// topmodule
module topmodule (
    input clk,
    input en,reset,
    output [31:0] imem_addr,
    input  [31:0] imem_rdata,
    output [31:0] dmem_addr,
    output [31:0] dmem_wdata,
    output dmem_we,
    input  [31:0] dmem_rdata,
    output halted
);
clock: 4.54 ns
lec_check: 0
cap_margin: 20
core_margin: 2
core_utilization: 72
place_density: 0.66
slew_margin: 20
run.sh (not shown) runs the stock make flow with config.mk's settings and CLKGATE_MAP_FILE=.
The starting point aborted during global routing with ODB-0269.
Change:
Settings changed: CORE_UTILIZATION 72 to 58, PLACE_DENSITY 0.66 to default.
Clock period 4.54 ns to 2.94 ns, I/O delays scaled along.
After rerunning: This time the run finished but failed the layout checks on negative setup slack. Synthesized cell count does not change. Area after synthesis is unchanged. Die size rose by 24%.
Change:
Settings changed: CORE_UTILIZATION 58 to 68, CTS_CLUSTER_SIZE from default to 32, HOLD_SLACK_MARGIN from default to -0.09, TNS_END_PERCENT from default to 5.
Clock period 2.94 ns to 4.72 ns, I/O delays scaled along.
The changed run finished with negative setup slack left.
Sequential power fell by well over a third.
Cell area fell by roughly a tenth.
Power fell by well over a third.

Starting RTL as in the previous note.
// topmodule
module topmodule (
    input clk,
    input en,reset,
    output [31:0] imem_addr,
    input  [31:0] imem_rdata,
    output [31:0] dmem_addr,
    output [31:0] dmem_wdata,
    output dmem_we,
    input  [31:0] dmem_rdata,
    output halted
);
Settings: LEC_CHECK=0, ABC_AREA=1, CAP_MARGIN=20, CORE_MARGIN=2, CORE_UTILIZATION=72, CTS_CLUSTER_DIAMETER=363, CTS_CLUSTER_SIZE=43, HOLD_SLACK_MARGIN=0.29, PLACE_DENSITY=0.35, SETUP_SLACK_MARGIN=0.31, SLEW_MARGIN=40; clock period 1.06 ns.
The first run did not get past 4_1_cts.
Edit:
CORE_ASPECT_RATIO = 0.5   (was default)
CTS_CLUSTER_DIAMETER = 376   (was 363)
CTS_CLUSTER_SIZE = 69   (was 43)
HOLD_SLACK_MARGIN = default   (was 0.29)
PLACE_DENSITY = 0.6   (was 0.35)
SETUP_SLACK_MARGIN = default   (was 0.31)
SLEW_MARGIN = 20   (was 40)
clock period = 2.59 ns   (was 1.06 ns; I/O delays follow)
After rerunning:
- Now the flow never finished: it broke off in 5_1_grt
- die area barely changes
- synthesized area does not change
- synthesized cell count stays the same
Edit:
ABC_AREA = default   (was 1)
CORE_ASPECT_RATIO = default   (was 0.5)
CORE_UTILIZATION = 40   (was 72)
CTS_CLUSTER_DIAMETER = default   (was 376)
CTS_CLUSTER_SIZE = default   (was 69)
clock period = 4.45 ns   (was 2.59 ns; I/O delays follow)
The changed run completed and failed the layout checks on setup timing.
Synthesized cell count falls by about 20%.
Synthesized area decreases by about 2.6%.
Die area went up by about 70%.

== lane 1 ==
Starting RTL as in the previous note.
Settings: LEC_CHECK=0, CAP_MARGIN=20, CORE_MARGIN=2, CORE_UTILIZATION=61, CTS_CLUSTER_SIZE=43, MAX_ROUTING_LAYER=met4, PLACE_DENSITY=0.6, SLEW_MARGIN=20; clock period 3.09 ns.
Lane 1: complete, dirty (negative setup slack)
> inputs changed (lane 1 -> lane 2)
- PLACE_DENSITY_LB_ADDON newly set to 0.0
- CORE_UTILIZATION changed from 61 to 70
- PLACE_DENSITY removed (was 0.6)
- MAX_ROUTING_LAYER removed (was met4)
- the clock period (ns, I/O delays scaled along) changed from 3.09 to 1.67
==> comparison <==
Lane 2 did not finish; a tool error ended it in 4_1_cts. Taking lane 1 as the reference, in lane 2 total placed instance area up 5.8%, pre-placement core utilization up 9.2 points, mean area per synthesized cell flat. In terms of number of I/O port buffers, lane 2 and lane 1 differ only marginally. Reported for lane 1 and lane 2, number of nets in the synthesized netlist turned out identical to the last digit. Changes observed in lane 2 relative to lane 1: weighted congestion at the end of routability-driven global placement rose by 0.087; placeable core area fell by 13%; die height fell by about 6.6%; half-perimeter wire length of the detailed placement result rose by about 4.7%; number of cells after detailed placement rose by about 3%.
> inputs changed (lane 2 -> lane 3)
- putting MAX_ROUTING_LAYER at met4 where nothing was set
- clearing CTS_CLUSTER_SIZE, which used to be 43
- putting PLACE_DENSITY at 0.6 where nothing was set
- swapping 70 for 61 in CORE_UTILIZATION
- clearing PLACE_DENSITY_LB_ADDON, which used to be 0.0
- putting SETUP_SLACK_MARGIN at 0.58 where nothing was set
- swapping 1.67 for 3.02 in the clock period (ns, I/O delays scaled along)
--- outcome ---
- Lane 3 vs lane 2, pre-placement core utilization went down by 9.2 points.
- Run status, lane 3: aborted in 5_1_grt, error ODB-0269
- Multiplexer area fraction after synthesis essentially unchanged between lane 2 and lane 3.
- Die outline area was lower in the run labelled lane 2.
- On fraction of the yosys area taken by sequential cells, lane 2 and lane 3 are basically level.
- Die width (lane 2 / lane 3): 0.934
- Synthesis-stage register bit count: lane 3 vs lane 2 identical
- Comparing lane 2 and lane 3, the lower total placed cells including tap cells is on lane 3.
Here is what was changed in the inputs of lane 4 compared with lane 3.
- HOLD_SLACK_MARGIN now -0.09, previously not set
- CTS_CLUSTER_SIZE now 50, previously not set
- PLACE_DENSITY no longer set, was 0.6
- CORE_UTILIZATION now 68, was 61
- TNS_END_PERCENT now 5, previously not set
- MAX_ROUTING_LAYER no longer set, was met4
- SETUP_SLACK_MARGIN no longer set, was 0.58
- the clock period (ns, I/O delays scaled along) now 4.72, was 3.02
Notes after the runs:
Ran to the end and failed final checks on negative setup slack: lane 4. Between lane 3 and lane 4, the flow reports cell resize tally after clock tree synthesis decreasing by more than half. Compare lane 4 and lane 3 | starting utilization of the core area higher: lane 4. Relative to lane 3, standard cell area after detailed placement has gone down in lane 4. Measured against lane 3, the die area of lane 4 comes out at 0.898 times the reference value.
diff inputs: lane 4 => lane 5
- PLACE_DENSITY newly set to 0.6
- TNS_END_PERCENT removed (was 5)
- HOLD_SLACK_MARGIN removed (was -0.09)
- CORE_UTILIZATION changed from 68 to 57
- CTS_CLUSTER_SIZE changed from 50 to 57
- the clock period (ns, I/O delays scaled along) changed from 4.72 to 3.07
### Flow results
Each of lane 4 and lane 5 falls short of a clean finish.
Every stage of lane 5 finished as expected; the final checks, on the other hand, flagged negative setup slack, which means the layout fails.
Hold violation count in the final report across lane 5 and lane 4: no real change.
Lane 5 against lane 4: area overhead of the layout relative to synthesis picked up an extra 14 points; first-pass iteration count of the detailed router comparable.
Diff lane 4 -> lane 5: routed via count divided by cell count saw a decrease, met3 usage in global routing lower.

Setup of run 1:
Starting RTL as in the previous note.
Settings: LEC_CHECK=0, CAP_MARGIN=20, CORE_MARGIN=2, CORE_UTILIZATION=57, PLACE_DENSITY=0.6, SLEW_MARGIN=20; clock period 5.43 ns.
Having completed the whole flow, run 1 delivered a layout that passed the timing, design-rule and antenna checks.
### run 1 -> run 2
Settings: a deleted PLACE_DENSITY that had been 0.6; an added SETUP_SLACK_MARGIN of 1.04; a change of the clock period (ns, I/O delays scaled along) from 5.43 to 3.83.
[summary]
- Run 2 -> stages 100% | layout checks FAIL | negative setup slack
- Run 2 against run 1: cell area moved up; proportion of cell area spent on the clock network moved down.
- As far as synthesized netlist cell count goes, run 2 and run 1 are indistinguishable; the numbers are identical.
- Between run 1 and run 2, total buffers and inverters traversed by the critical path is higher for run 1, run 2 comes in under that.
- Measured against each other, run 1 and run 2 differ in global-route usage, the lower figure coming from run 1.
The following lists how run 3 was set up differently from run 2:
Settings: CORE_UTILIZATION now 70, was 57; CTS_CLUSTER_SIZE now 43, previously not set; SETUP_SLACK_MARGIN now 0.31, was 1.04; PLACE_DENSITY_LB_ADDON now 0.0, previously not set; the clock period (ns, I/O delays scaled along) now 1.06, was 3.83.
### Flow results
The flow ran to completion for all of run 2 and run 3 but run 3, which stopped partway. Diff run 3..run 2 | mux cell area share after synthesis | unchanged. Floorplan check, run 3 vs run 2: die outline smaller in run 3. The global placement routability congestion in run 3 is 1.19 times that in run 2. Placed wire-length estimate of run 3 exceeds that of run 2 by more than 10%.
### run 3 -> run 4
Settings: changing CAP_MARGIN from 20 to 5; removing SETUP_SLACK_MARGIN (formerly 0.31); removing PLACE_DENSITY_LB_ADDON (formerly 0.0); setting MAX_ROUTING_LAYER to met4 for the first time; changing CORE_UTILIZATION from 70 to 68; setting PLACE_DENSITY to 0.6 for the first time; changing the clock period (ns, I/O delays scaled along) from 1.06 to 4.5.
## What came out
- Run 4: all stages done; final checks FAILED (negative setup slack).
- Run 4 vs. run 3: post-synthesis compound-gate area fraction ~0 delta, weighted congestion at the end of routability-driven global placement lower, vertical die size now sits higher.
- Post-synthesis instance total: run 4 vs run 3 identical
- Width of the die grows slightly when moving from run 3 to run 4.
- Run 4 against run 3: placement-stage worst setup slack +3.09 ns; post-synthesis adder-cell area fraction ~0 delta.
Setup changes, run 4 to run 5
Settings: clearing MAX_ROUTING_LAYER, which used to be met4; clearing PLACE_DENSITY, which used to be 0.6; putting SETUP_SLACK_MARGIN at -0.26 where nothing was set; swapping 43 for 36 in CTS_CLUSTER_SIZE; swapping 5 for 20 in CAP_MARGIN; swapping 4.5 for 3.99 in the clock period (ns, I/O delays scaled along).
Notes after the runs:
Of the runs run 4 and run 5, none of them finished clean. Run 5 had finished all stages when the layout checks came back failing, citing negative setup slack. Delta (run 5 minus run 4): power consumption increased about 16%; mean routed wirelength per cell increased 1.9 um. | combinational share of cell area | higher: run 4 |.
The following lists how run 6 was set up differently from run 5:
Settings: CTS_CLUSTER_SIZE changed from 36 to 59; SETUP_SLACK_MARGIN changed from -0.26 to 1.33; CAP_MARGIN changed from 20 to 35; CORE_ASPECT_RATIO newly set to 0.77; CORE_UTILIZATION changed from 68 to 64; the clock period (ns, I/O delays scaled along) changed from 3.99 to 5.5.
Notes after the runs:
Comparing run 6 against run 5, there is no change at all in count of final max-slew check failures.
In the flow results for run 6 and run 5, the first-pass GRT wire length is smaller on run 6.
Number of clock-tree buffers in the layout (run 6 vs. run 5) decreases by more than 10%
Summary of run 5 and run 6: one run falls short of a clean finish, namely run 5.
From the logs: run 5 reached the end of the flow and failed the layout checks with negative setup slack.
No activity file was given, so power comes from the tool's default toggle rates.
